==> flow/design.v (excerpt) <==
module top (
    input clk,                   
    input mode,                  
    input song,                  
    input plus,                  
    input minus,                 
    input rst,                   
    input set,                   
    input refer,                 
    input player1,               
    input player2,               
    output reg [8:0] rope,       
    output reg [1:0] sel,        
    output reg [1:0] ledr,       
    output reg [1:0] ledg,       
    output reg [1:0] ledb,       
    output reg [3:0] ledop,      
    output reg [7:0] segdata1,   
    output reg [7:0] segdata0,   
    output reg [7:0] seg,        
    output reg [7:0] sel8,       
    output reg ledplayer1,       
    output reg ledplayer2,       
    output reg buzzer,           
    output reg round_indicator_1, 
    output reg round_indicator_2 
);
export LEC_CHECK = 0
export CAP_MARGIN = 20
export CORE_MARGIN = 2
export CORE_UTILIZATION = 66
export CTS_CLUSTER_SIZE = 54
export GPL_ROUTABILITY_DRIVEN = 0
export PLACE_DENSITY_LB_ADDON = 0.02
export SLEW_MARGIN = 0
create_clock -name core_clock -period 8.73 [get_ports {clk}]
run.sh (not shown) runs the stock make flow with config.mk's settings and CLKGATE_MAP_FILE=.
The baseline ran to the end with no violations.
Then changed:
--- a/flow/config.mk
+++ b/flow/config.mk
@@ -10,5 +10,3 @@
-export CORE_UTILIZATION = 66
-export CTS_CLUSTER_SIZE = 54
-export GPL_ROUTABILITY_DRIVEN = 0
-export PLACE_DENSITY_LB_ADDON = 0.02
-export SLEW_MARGIN = 0
+export CORE_UTILIZATION = 40
+export PLACE_DENSITY = 0.6
+export SLEW_MARGIN = 20
==> flow/constraint.sdc (replaced) <==
create_clock -name core_clock -period 7.79 [get_ports {clk}]
set_input_delay 1.5580 -clock core_clock [delete_from_list [all_inputs] [get_ports {clk}]]
set_output_delay 1.5580 -clock core_clock [all_outputs]
set_load 0.01 [all_outputs]
Outcome: The new run finished with timing, DRC and antenna clean; non-clock buffer count went up by 3; total power came out higher by 17%; worst setup slack gets worse by 0.11 ns.
Then changed:
--- a/flow/config.mk
+++ b/flow/config.mk
@@ -11,0 +12 @@
+export SETUP_SLACK_MARGIN = -0.66
Power does not change.
Wire length does not change.
Clock power barely changes.
Via count does not change.
Critical path depth does not change.
First-iteration DRC count does not change.
Then changed:
--- a/flow/config.mk
+++ b/flow/config.mk
@@ -10 +10,2 @@
-export CORE_UTILIZATION = 40
+export CORE_UTILIZATION = 66
+export CTS_CLUSTER_DIAMETER = 357
@@ -12 +12,0 @@
-export SETUP_SLACK_MARGIN = -0.66
==> flow/constraint.sdc (replaced) <==
create_clock -name core_clock -period 5.78 [get_ports {clk}]
set_input_delay 1.1560 -clock core_clock [delete_from_list [all_inputs] [get_ports {clk}]]
set_output_delay 1.1560 -clock core_clock [all_outputs]
set_load 0.01 [all_outputs]
- The changed run completed without violations
- maximum frequency rises by 13%
- final area falls by 0.99%
- cell count drops by 8.3%
- via count goes up by 3.2%
Then changed:
--- a/flow/config.mk
+++ b/flow/config.mk
@@ -10 +10 @@
-export CORE_UTILIZATION = 66
+export CORE_UTILIZATION = 72
@@ -11,0 +12 @@
+export CTS_CLUSTER_SIZE = 29
==> flow/constraint.sdc (replaced) <==
create_clock -name core_clock -period 4.38 [get_ports {clk}]
set_input_delay 0.8760 -clock core_clock [delete_from_list [all_inputs] [get_ports {clk}]]
set_output_delay 0.8760 -clock core_clock [all_outputs]
set_load 0.01 [all_outputs]
After rerunning:
- Now the flow finished but fails on setup timing
- power climbs by roughly a tenth
- sequential power grows by a quarter to a third
- final area falls slightly
- via count goes up slightly
Then changed:
--- a/flow/config.mk
+++ b/flow/config.mk
@@ -8 +8 @@
-export CAP_MARGIN = 20
+export CAP_MARGIN = 5
@@ -12 +12 @@
-export CTS_CLUSTER_SIZE = 29
+export HOLD_SLACK_MARGIN = -0.04
@@ -13,0 +14 @@
+export SETUP_SLACK_MARGIN = 0.22
==> flow/constraint.sdc (replaced) <==
create_clock -name core_clock -period 4.33 [get_ports {clk}]
set_input_delay 0.8660 -clock core_clock [delete_from_list [all_inputs] [get_ports {clk}]]
set_output_delay 0.8660 -clock core_clock [all_outputs]
set_load 0.01 [all_outputs]
What happened: The new run produced a layout that fails on setup timing. Flip-flop count stays the same. Worst hold slack improves by 0.077 ns. Clock skew increases by 0.0043 ns. Setup slack degrades by 0.19 ns. Fmax decreases by about 2.5%. Final cell count increases by 2.2%.

---

## exp/xenon
Starting RTL as in the previous note.
==> flow/design.v (excerpt) <==
module top (
    input clk,                   
    input mode,                  
    input song,                  
    input plus,                  
    input minus,                 
    input rst,                   
    input set,                   
    input refer,                 
    input player1,               
    input player2,               
    output reg [8:0] rope,       
    output reg [1:0] sel,        
    output reg [1:0] ledr,       
    output reg [1:0] ledg,       
    output reg [1:0] ledb,       
    output reg [3:0] ledop,      
    output reg [7:0] segdata1,   
    output reg [7:0] segdata0,   
    output reg [7:0] seg,        
    output reg [7:0] sel8,       
    output reg ledplayer1,       
    output reg ledplayer2,       
    output reg buzzer,           
    output reg round_indicator_1, 
    output reg round_indicator_2 
);
clock: 6.83 ns
lec_check: 0
cap_margin: 5
cell_pad_in_sites_detail_placement: 1
core_aspect_ratio: 0.52
core_margin: 4
core_utilization: 16
cts_cluster_size: 13
gpl_routability_driven: 1
gpl_timing_driven: 0
max_routing_layer: met4
slew_margin: 0
tns_end_percent: 80
Edits applied to the flow inputs when going from exp/xenon to exp/tundra:
# exp/xenon
export LEC_CHECK = 0
export CAP_MARGIN = 5
export CELL_PAD_IN_SITES_DETAIL_PLACEMENT = 1
export CORE_ASPECT_RATIO = 0.52
export CORE_MARGIN = 4
export CORE_UTILIZATION = 16
export CTS_CLUSTER_SIZE = 13
export GPL_ROUTABILITY_DRIVEN = 1
export GPL_TIMING_DRIVEN = 0
export MAX_ROUTING_LAYER = met4
export SLEW_MARGIN = 0
export TNS_END_PERCENT = 80
create_clock -name core_clock -period 6.83 [get_ports {clk}]
# exp/tundra
export LEC_CHECK = 0
export CAP_MARGIN = 30
export CELL_PAD_IN_SITES_DETAIL_PLACEMENT = 1
export CORE_MARGIN = 4
export CORE_UTILIZATION = 16
export GPL_ROUTABILITY_DRIVEN = 1
export GPL_TIMING_DRIVEN = 0
export MAX_ROUTING_LAYER = met4
export SLEW_MARGIN = 0
export TNS_END_PERCENT = 80
create_clock -name core_clock -period 6.83 [get_ports {clk}]
==> comparison <==
Combinational share of power: exp/tundra vs exp/xenon down 1.4 points
| non-clock buffer count | higher: exp/tundra |
Compared to exp/xenon, exp/tundra has total met3 wirelength after detailed routing about 60% lower.
exp/tundra against exp/xenon; die outline width is down by more than a quarter.
In the tables for exp/xenon and exp/tundra, number of clock buffer instances in the layout reads higher with exp/tundra.
Of exp/xenon and exp/tundra, the run reporting the lower share of total power in the clock network was exp/xenon.
Looking at exp/xenon and exp/tundra, the number of placed instances with taps included is a wash.
Compared with exp/xenon, in exp/tundra power moved up; number of rows in the core area now larger; maximum frequency from static timing analysis moved up; critical path depth went down 1.
#### Input delta (exp/violet over exp/tundra)
# exp/tundra
export LEC_CHECK = 0
export CAP_MARGIN = 30
export CELL_PAD_IN_SITES_DETAIL_PLACEMENT = 1
export CORE_MARGIN = 4
export CORE_UTILIZATION = 16
export GPL_ROUTABILITY_DRIVEN = 1
export GPL_TIMING_DRIVEN = 0
export MAX_ROUTING_LAYER = met4
export SLEW_MARGIN = 0
export TNS_END_PERCENT = 80
create_clock -name core_clock -period 6.83 [get_ports {clk}]
# exp/violet
export LEC_CHECK = 0
export CAP_MARGIN = 30
export CELL_PAD_IN_SITES_DETAIL_PLACEMENT = 0
export CORE_MARGIN = 2
export CORE_UTILIZATION = 72
export CTS_CLUSTER_DIAMETER = 156
export GPL_ROUTABILITY_DRIVEN = 1
export MAX_ROUTING_LAYER = met4
export SLEW_MARGIN = 20
export TNS_END_PERCENT = 80
create_clock -name core_clock -period 4.51 [get_ports {clk}]
### Flow results
In exp/violet the implementation ran to completion but is not tape-out ready, as the final checks report negative setup slack. Depth of the critical timing path with buffers and inverters included was lower in the run labelled exp/violet. exp/tundra → exp/violet: slack of the critical path decreased 1180 ps; cell count after placement went down. exp/tundra and exp/violet ended up with roughly the same compound-cell area share of the yosys netlist. Compared with exp/tundra, in exp/violet sum of routed wire length over all layers fell about 12%; hold slack fell 54 ps; largest incremental delay on the critical path fell 70 ps. Taking exp/violet over exp/tundra, the number of well-tap cells placed ratio works out to 0.22. Between exp/tundra and exp/violet, the flow reports non-clock buffer instance count of the final layout increasing by more than a quarter. Measured against exp/tundra, the switching power of exp/violet comes out at 1.4 times the reference value. Compared to exp/tundra, exp/violet has required time reported for the critical path endpoint 2360 ps lower.
The inputs of exp/fjord differ from those of exp/violet as listed below.
# exp/violet
export LEC_CHECK = 0
export CAP_MARGIN = 30
export CELL_PAD_IN_SITES_DETAIL_PLACEMENT = 0
export CORE_MARGIN = 2
export CORE_UTILIZATION = 72
export CTS_CLUSTER_DIAMETER = 156
export GPL_ROUTABILITY_DRIVEN = 1
export MAX_ROUTING_LAYER = met4
export SLEW_MARGIN = 20
export TNS_END_PERCENT = 80
create_clock -name core_clock -period 4.51 [get_ports {clk}]
# exp/fjord
export LEC_CHECK = 0
export CAP_MARGIN = 20
export CORE_MARGIN = 2
export CORE_UTILIZATION = 37
export PLACE_DENSITY = 0.6
export SLEW_MARGIN = 20
create_clock -name core_clock -period 11.3 [get_ports {clk}]
exp/fjord | stages: all done | timing, DRC, antenna: all pass
Fraction of area in registers (higher): exp/fjord
Highest cell delay on the worst timing path is higher on exp/fjord
| synthesis-to-layout area growth | exp/fjord vs exp/violet | 2.7 points lower |
In terms of fraction of area in multi-input gates, exp/fjord and exp/violet differ only marginally.
The routed length per placed instance in exp/fjord sits about 16% below the value recorded for exp/violet.
Relative to exp/violet, the post-placement setup slack of exp/fjord is higher by 4720 ps.

---

## JK
Starting RTL as in the previous note.
clock: 5.72 ns
lec_check: 0
cap_margin: 0
core_aspect_ratio: 1.63
core_margin: 8
core_utilization: 32
cts_cluster_size: 58
gpl_timing_driven: 0
hold_slack_margin: 0.03
min_routing_layer: met1
setup_slack_margin: -0.52
slew_margin: 20
Every stage of JK finished as expected; the final checks, on the other hand, flagged negative setup slack, which means the layout fails.
Edits applied to the flow inputs when going from JK to MS:
Settings: swapping 1.63 for 1.18 in CORE_ASPECT_RATIO; swapping 5.72 for 10.4 in the clock period (ns, I/O delays scaled along).
[summary]
- Going from JK to MS, part of the power in the clock network rose 1.4 points, clock network area share rose 0.56 points.
- On final design instance area without fill, JK and MS are basically level.
- Utilization after layout: JK vs MS, no meaningful difference
- MS | stages: all done | timing, DRC, antenna: all pass
- Setup slack in MS is larger than in JK.
- On area of the chip, JK and MS are basically level.

---

Starting RTL as in the previous note.
Settings: LEC_CHECK=0, ABC_AREA=1, CAP_MARGIN=35, CELL_PAD_IN_SITES_DETAIL_PLACEMENT=1, CORE_ASPECT_RATIO=0.52, CORE_MARGIN=4, CORE_UTILIZATION=16, CTS_CLUSTER_SIZE=24, GPL_ROUTABILITY_DRIVEN=1, GPL_TIMING_DRIVEN=1, MAX_ROUTING_LAYER=met4, SLEW_MARGIN=0, TNS_END_PERCENT=55; clock period 6.83 ns.
Next try:
Settings changed: ABC_AREA 1 to unset, CAP_MARGIN 35 to 20, CELL_PAD_IN_SITES_DETAIL_PLACEMENT 1 to unset, CORE_ASPECT_RATIO 0.52 to unset, CORE_MARGIN 4 to 2, CORE_UTILIZATION 16 to 59, CTS_CLUSTER_SIZE 24 to unset, GPL_ROUTABILITY_DRIVEN 1 to unset, GPL_TIMING_DRIVEN 1 to unset, MAX_ROUTING_LAYER met4 to unset, SLEW_MARGIN 0 to 20, TNS_END_PERCENT 55 to unset.
Clock period 6.83 ns to 5.09 ns, I/O delays scaled along.
- The changed run ran to the end with violations: negative setup slack
- setup slack gets worse by 1.0 ns
- design area decreases by about 5%
- routed wire length fell by 25%
Next try:
Settings changed: CORE_UTILIZATION 59 to 68, CTS_CLUSTER_SIZE set to 29, PLACE_DENSITY set to 0.6.
Clock period 5.09 ns to 5.84 ns, I/O delays scaled along.
The new run completed without violations.
Final cell count goes down by 3.5%.
Register-to-register slack gets better by 0.43 ns.
Synthesized area is unchanged.
Combinational power falls by about 13%.
Routed wire length went up by about 0.54%.
Next try:
Settings changed: CORE_UTILIZATION 68 to 69, CTS_CLUSTER_DIAMETER set to 253, CTS_CLUSTER_SIZE 29 to unset.
Clock period 5.84 ns to 5.66 ns, I/O delays scaled along.
Power goes up slightly.
Core utilization climbs by 0.51 points.
Clock power is lower by a few percent.

---

## run 1
top again, from the RTL that the note above started with.
## top
module top (
    input clk,                   
    input mode,                  
    input song,                  
    input plus,                  
    input minus,                 
    input rst,                   
    input set,                   
    input refer,                 
    input player1,               
    input player2,               
    output reg [8:0] rope,       
    output reg [1:0] sel,        
    output reg [1:0] ledr,       
    output reg [1:0] ledg,       
    output reg [1:0] ledb,       
    output reg [3:0] ledop,      
    output reg [7:0] segdata1,   
    output reg [7:0] segdata0,   
    output reg [7:0] seg,        
    output reg [7:0] sel8,       
    output reg ledplayer1,       
    output reg ledplayer2,       
    output reg buzzer,           
    output reg round_indicator_1, 
    output reg round_indicator_2 
);
clock: 4.33 ns
lec_check: 0
abc_area: 1
cap_margin: 20
core_margin: 2
core_utilization: 72
cts_cluster_diameter: 133
cts_cluster_size: 16
place_density: 0.43
slew_margin: 20
Layout checks on run 1: not met. Flow itself completed; violations: setup timing.
Input-level comparison between run 2 and run 1:
# run 1
export LEC_CHECK = 0
export ABC_AREA = 1
export CAP_MARGIN = 20
export CORE_MARGIN = 2
export CORE_UTILIZATION = 72
export CTS_CLUSTER_DIAMETER = 133
export CTS_CLUSTER_SIZE = 16
export PLACE_DENSITY = 0.43
export SLEW_MARGIN = 20
create_clock -name core_clock -period 4.33 [get_ports {clk}]
# run 2
export LEC_CHECK = 0
export CAP_MARGIN = 20
export CORE_MARGIN = 2
export CORE_UTILIZATION = 72
export CTS_CLUSTER_DIAMETER = 26
export PLACE_DENSITY_LB_ADDON = 0.2
export SETUP_SLACK_MARGIN = 1.27
export SLEW_MARGIN = 20
create_clock -name core_clock -period 4.33 [get_ports {clk}]
--- outcome ---
Tool error ODB-0269 stopped run 2 during global routing; no final results. Taking run 2 over run 1, the synthesized cell count ratio works out to 0.865. [compare] base=run 1 new=run 2: share of the core filled by cells before placement down 0.56 points; buffer count from post-CTS setup fixing rose by 85; instance area after placement went down; sequential cell area fraction in the yosys report rose 0.60 points; maximum clock path buffer count flat.
The inputs of run 3 differ from those of run 2 as listed below.
# run 2
export LEC_CHECK = 0
export CAP_MARGIN = 20
export CORE_MARGIN = 2
export CORE_UTILIZATION = 72
export CTS_CLUSTER_DIAMETER = 26
export PLACE_DENSITY_LB_ADDON = 0.2
export SETUP_SLACK_MARGIN = 1.27
export SLEW_MARGIN = 20
create_clock -name core_clock -period 4.33 [get_ports {clk}]
# run 3
export LEC_CHECK = 0
export CAP_MARGIN = 20
export CORE_MARGIN = 2
export CORE_UTILIZATION = 58
export PLACE_DENSITY = 0.6
export SLEW_MARGIN = 20
create_clock -name core_clock -period 5.35 [get_ports {clk}]
[summary]
Compared run 3 against run 2; number of buffers on the longest clock path within noise. NOTE: number of cells in the design after placement in run 3 exceeds that of run 2. Run 3 has completed all stages; timing, DRC and antenna checks passed. The higher worst slack at placement came out of run 3. Compare run 3 and run 2 | post-cts repair resize count higher: run 2. Run 3 vs run 2: post-place instance area down slightly. Run 2 → run 3: full die area now larger; effective utilization at floorplan lower.
Changes in run 4 relative to run 3:
# run 3
export LEC_CHECK = 0
export CAP_MARGIN = 20
export CORE_MARGIN = 2
export CORE_UTILIZATION = 58
export PLACE_DENSITY = 0.6
export SLEW_MARGIN = 20
create_clock -name core_clock -period 5.35 [get_ports {clk}]
# run 4
export LEC_CHECK = 0
export CAP_MARGIN = 20
export CORE_MARGIN = 2
export CORE_UTILIZATION = 70
export CTS_CLUSTER_SIZE = 35
export SLEW_MARGIN = 20
create_clock -name core_clock -period 6.49 [get_ports {clk}]
Going from run 3 to run 4, the core utilization at floorplan was found to have gone up by 12 points.
Run 4 has completed all stages; timing, DRC and antenna checks passed.
Comparing the two runs side by side, run 4 comes out behind run 3 on first-pass GRT wire length.
The run with more setup slack is run 4; run 3 has less.
Side by side, number of non-clock buffers turned out lower in run 4 than in run 3.
For run 5, these inputs were changed with respect to run 4:
# run 4
export LEC_CHECK = 0
export CAP_MARGIN = 20
export CORE_MARGIN = 2
export CORE_UTILIZATION = 70
export CTS_CLUSTER_SIZE = 35
export SLEW_MARGIN = 20
create_clock -name core_clock -period 6.49 [get_ports {clk}]
# run 5
export LEC_CHECK = 0
export CAP_MARGIN = 20
export CORE_MARGIN = 2
export CORE_UTILIZATION = 72
export CTS_CLUSTER_SIZE = 35
export HOLD_SLACK_MARGIN = -0.1
export MAX_ROUTING_LAYER = met4
export PLACE_DENSITY = 0.7
export SETUP_SLACK_MARGIN = 1.7
export SLEW_MARGIN = 20
create_clock -name core_clock -period 6.49 [get_ports {clk}]
==> results <==
Cmp run 4 and run 5 / peak per-stage delay on the critical path / lower: run 5. In run 5, the total wirelength of the detailed-routed design came out 3300 um above the value in run 4. Going from run 4 to run 5, the average detailed-routed wire length per instance was found to have gone up by about 2.5%. Relative to run 4, global-route usage has increased by 3.0 points in run 5. Run 4 consumes less power than run 5. Max freq run 4 -> run 5: improved. The count of clock-buffer cells in the layout in run 5 sits 5 below the value recorded for run 4.
Changes in run 6 relative to run 5:
# run 5
export LEC_CHECK = 0
export CAP_MARGIN = 20
export CORE_MARGIN = 2
export CORE_UTILIZATION = 72
export CTS_CLUSTER_SIZE = 35
export HOLD_SLACK_MARGIN = -0.1
export MAX_ROUTING_LAYER = met4
export PLACE_DENSITY = 0.7
export SETUP_SLACK_MARGIN = 1.7
export SLEW_MARGIN = 20
create_clock -name core_clock -period 6.49 [get_ports {clk}]
# run 6
export LEC_CHECK = 0
export CAP_MARGIN = 20
export CORE_MARGIN = 2
export CORE_UTILIZATION = 72
export CTS_CLUSTER_SIZE = 41
export PLACE_DENSITY_LB_ADDON = 0.0
export SETUP_SLACK_MARGIN = 1.5
export SLEW_MARGIN = 20
create_clock -name core_clock -period 6.83 [get_ports {clk}]
Notes after the runs:
In run 6, the post-layout total power came out 0.87 mW below the value in run 5.
For final cell count, run 5 and run 6 come out practically identical.
Taking run 5 as the reference, in run 6 synthesized area held steady, number of buffer and inverter instances along the worst setup path up 4, final worst setup slack now sits higher, routing usage on met3 level, final hold slack dropped 0.0057 ns.
Relative to run 5, global-route wire length before repair has gone down in run 6.
On die size, run 5 and run 6 are neck and neck.
No activity file was given, so power comes from the tool's default toggle rates.
